## run A
## tt_um_control_top
module tt_um_control_top #(
  parameter ADDRW = 24,
  parameter OPCODEW = 2,
  parameter REQ_QDEPTH = 4,
  parameter COMP_QDEPTH = 4
  ) (
    input  wire       ena,       
    input  wire       clk,       
    input  wire       rst_n,     
    input  wire [7:0] ui_in, 
    output wire [7:0] uo_out, 
    input  wire [7:0] uio_in,     
    output wire [7:0] uio_out, 
    output wire [7:0] uio_oe      
);
  wire [7:0] in_bus = ui_in | uio_in;
  wire mosi = in_bus[0];
  wire spi_clk = in_bus[1];
  wire cs_n = in_bus[2];
  wire bus_ready = in_bus[3];
  wire [2:0] ack_in = in_bus[6:4];   
  wire miso;
  wire [7:0] data_bus_out;
  wire data_bus_valid;
  wire [7:0] out_bus;
  assign out_bus[0] = miso;
  assign out_bus[6:1] = data_bus_out[6:1];
  assign out_bus[7] = data_bus_valid;
  assign uio_out = out_bus;
  assign uo_out = out_bus;
  assign uio_oe = 8'b0 & {8{&{1'b0, ena, in_bus[7], data_bus_out[7], data_bus_out[0], 
                              valid, serializer_err, curr_mode_top, counter_top}}};
  localparam AES_INSTRW = 3*ADDRW + OPCODEW;
  localparam SHA_INSTRW = 2*ADDRW + OPCODEW;
  wire valid;
  wire [OPCODEW-1:0] opcode;
  wire [ADDRW-1:0] key_addr;
  wire [ADDRW-1:0] text_addr;
  wire [ADDRW-1:0] dest_addr;
  wire req_q_valid;
  deserializer #(.ADDRW(ADDRW), .OPCODEW(OPCODEW)) 
  deserializer_inst(.clk(clk), .rst_n(rst_n), .spi_clk(spi_clk), .mosi(mosi), .cs_n(cs_n), 
                    .aes_ready_in(aes_queue_ready), .sha_ready_in(sha_queue_ready), 
                    .valid(valid), .opcode(opcode), .key_addr(key_addr), .text_addr(text_addr), 
                    .dest_addr(dest_addr), .valid_out(req_q_valid));
  wire aes_fsm_ready, sha_fsm_ready;
  wire [AES_INSTRW-1:0] instr_aes;
  wire [SHA_INSTRW-1:0] instr_sha;
  ...
Size in the first run: ~4300 cells after synthesis, about 860 flip-flops, about 43 I/O pins, roughly 37000 sq um of cells after synthesis.
clock: 4.25 ns
lec_check: 0
abc_area: 1
cap_margin: 20
core_aspect_ratio: 0.51
core_margin: 2
core_utilization: 71
cts_cluster_diameter: 236
hold_slack_margin: -0.08
setup_slack_margin: -0.18
slew_margin: 20
run.sh (not shown) runs the stock make flow with config.mk's settings and CLKGATE_MAP_FILE=.
Run A closes out successfully: all stages finished, all timing, DRC and antenna checks passed.
## Diff of input files: run B against run A
- ABC_AREA removed (was 1)
- HOLD_SLACK_MARGIN removed (was -0.08)
- CTS_CLUSTER_DIAMETER removed (was 236)
- CORE_UTILIZATION changed from 71 to 64
- CORE_ASPECT_RATIO removed (was 0.51)
- SETUP_SLACK_MARGIN removed (was -0.18)
- the clock period (ns, I/O delays scaled along) changed from 4.25 to 14.7
--- outcome ---
Register fraction of the total cell area ends up higher on run B.
Setup slack of the critical path after layout: run B vs run A up 7.68 ns
Critical path capture point = uio_out[6]: run A; critical path capture point = uo_out[3]: run B
Diff run B and run A: number of ordinary and repair buffers in the finished layout higher in run A
Of the two values seen for path category of the worst min-delay check, reg -> reg was produced by run B and in -> async by run A.
| yosys stat cell total | higher: run A |
Vias: run B below run A
Reported net switching power delta for run B relative to run A: 77% lower
Cmp run B and run A / power consumed by sequential cells / higher: run A
The following lists how run C was set up differently from run B:
- swapping 64 for 71 in CORE_UTILIZATION
- putting ABC_AREA at 1 where nothing was set
- swapping 14.7 for 4.64 in the clock period (ns, I/O delays scaled along)
Findings:
Routed wire in run C totals more than in run B. Re maximum VDD drop: run C is 270% up on run B. In run C the die area turned out 5.6% lower than in run B. Summary of run C over run B: setup slack decreased by 7.53 ns relative to the old numbers, total of fill cells in the finished design went down about 3.5%, post-placement cell area climbed about 4%, sum of met3 wire segment lengths after detailed routing now larger. Compared with run B, run C is hungrier on power. Changes observed in run C relative to run B: share of the cycle needed by the critical path after routing shows an increase of 45 points; fraction of synthesized area in multiplexers shrank by 16 points.
Edits applied to the flow inputs when going from run C to run D:
- ABC_AREA no longer set, was 1
- CORE_UTILIZATION now 37, was 71
- the clock period (ns, I/O delays scaled along) now 5.86, was 4.64
### Flow results
The yosys stat chip area in run D sits about 4.4% below the value recorded for run C.
Changes observed in run D relative to run C: area of the die saw an increase; area of all placed cells without fillers saw a decrease.
[compare] base=run C new=run D: initial antenna violation count fell by 1, total power fell by about 30%, share of the clock period used by the worst path after layout fell by 3.9 points, final worst-path setup slack rose by 0.34 ns.
The flow did not stop early for run D: all stages ran, and the layout cleared the timing, design-rule and antenna checks.
Power and IR drop assume default switching activity.
